==> run a <==
## CONV
module  CONV(
	input				clk,
	input				rst_n,
	input 				mode,
	input       		in_valid,
	output reg			out_valid,
	output 		[13:0] 	AWADDR,
	output		 [7:0] 	AWLEN,
	output 				AWVALID,
	input 				AWREADY,
	output reg  [31:0]	WDATA,
	output 				WVALID,
	input 				WREADY,
	output 		[13:0] 	ARADDR,
	output 		 [7:0] 	ARLEN,
	output 				ARVALID,
	input 				ARREADY,
	input		[31:0] 	RDATA,
	input 				RVALID,
	output reg			RREADY
);
==> flow/config.mk <==
export PLATFORM = sky130hd
export DESIGN_NAME = CONV
export DESIGN_NICKNAME = CONV
export VERILOG_FILES = /design/flow/design.v
export SDC_FILE = /design/flow/constraint.sdc
export NUM_CORES = 4
export LEC_CHECK = 0
export ABC_AREA = 1
export CAP_MARGIN = 15
export CELL_PAD_IN_SITES_DETAIL_PLACEMENT = 1
export CORE_ASPECT_RATIO = 0.52
export CORE_MARGIN = 2
export CORE_UTILIZATION = 26
export CTS_CLUSTER_DIAMETER = 335
export GPL_ROUTABILITY_DRIVEN = 1
export MAX_ROUTING_LAYER = met4
export MIN_ROUTING_LAYER = met1
export PLACE_DENSITY_LB_ADDON = 0.27
export SETUP_SLACK_MARGIN = 0.73
export SLEW_MARGIN = 20
==> flow/constraint.sdc <==
create_clock -name core_clock -period 12.4 [get_ports {clk}]
set_input_delay 2.4800 -clock core_clock [delete_from_list [all_inputs] [get_ports {clk}]]
set_output_delay 2.4800 -clock core_clock [all_outputs]
set_load 0.01 [all_outputs]
run.sh (not shown) runs the stock make flow with config.mk's settings and CLKGATE_MAP_FILE=.
==> inputs of run b, as changes to run a <==
Settings changed: ABC_AREA 1 to not set, CAP_MARGIN 15 to 20, CELL_PAD_IN_SITES_DETAIL_PLACEMENT 1 to not set, CORE_ASPECT_RATIO 0.52 to not set, CORE_UTILIZATION 26 to 68, CTS_CLUSTER_DIAMETER 335 to not set, GPL_ROUTABILITY_DRIVEN 1 to not set, MAX_ROUTING_LAYER met4 to not set, MIN_ROUTING_LAYER met1 to not set, PLACE_DENSITY_LB_ADDON 0.27 to not set, SETUP_SLACK_MARGIN 0.73 to not set.
==> flow/constraint.sdc (replaced) <==
create_clock -name core_clock -period 6.74 [get_ports {clk}]
set_input_delay 1.3480 -clock core_clock [delete_from_list [all_inputs] [get_ports {clk}]]
set_output_delay 1.3480 -clock core_clock [all_outputs]
set_load 0.01 [all_outputs]
==> inputs of run c, as changes to run a <==
Settings changed: ABC_AREA 1 to not set, CAP_MARGIN 15 to 20, CELL_PAD_IN_SITES_DETAIL_PLACEMENT 1 to not set, CORE_ASPECT_RATIO 0.52 to not set, CORE_UTILIZATION 26 to 40, CTS_CLUSTER_DIAMETER 335 to not set, GPL_ROUTABILITY_DRIVEN 1 to not set, MIN_ROUTING_LAYER met1 to not set, PLACE_DENSITY_LB_ADDON 0.27 to not set, SETUP_SLACK_MARGIN 0.73 to not set.
==> flow/constraint.sdc (replaced) <==
create_clock -name core_clock -period 4.31 [get_ports {clk}]
set_input_delay 0.8620 -clock core_clock [delete_from_list [all_inputs] [get_ports {clk}]]
set_output_delay 0.8620 -clock core_clock [all_outputs]
set_load 0.01 [all_outputs]
==> results <==
	run c	run a	run b
Outcome	failed layout checks	finished clean	failed layout checks
Violated checks	negative setup slack	-	negative setup slack
Hold Path Origin	-	product[3]$_DFFE_PN0P_	product[9]$_DFFE_PN0P_
Number of setup buffers added after CTS	32	0	55
Placer Congestion	0.933	0.986	0.988
Unrepaired setup endpoints after global routing	true	false	true
Clock insertion delay at the later pin of the skew report	450 ps	510 ps	440 ps
Fraction of standard cell area in multi-input logic	0.617	0.634	0.630
Fraction of synthesized cell area taken by the top area cell type	0.264	0.257	0.264
Number of buffers created by CTS	17	25	17
Critical Path Slowest Stage Cell	sky130_fd_sc_hd__fa_2	sky130_fd_sc_hd__nand2_1	sky130_fd_sc_hd__fa_1
Post-detailed-route via-to-cell ratio	5.34	4.84	6.37
Die height	250 um	227 um	193 um
Post-synthesis area per instance	8.39 um2	7.24 um2	8.39 um2
TNS Setup	-72040 ps	0 ps	-10610 ps
Global-route track usage on met1	0.315	0.319	0.520
Count of plain and timing-repair buffers in the layout	497	113	450
Multi-In Gates	2098	2437	2098
Post-layout minimum cycle time	7240 ps	10040 ps	7600 ps
Last element of the critical path	product[33]$_DFFE_PN0P_	product[29]$_DFFE_PN0P_	product[34]$_DFFE_PN0P_
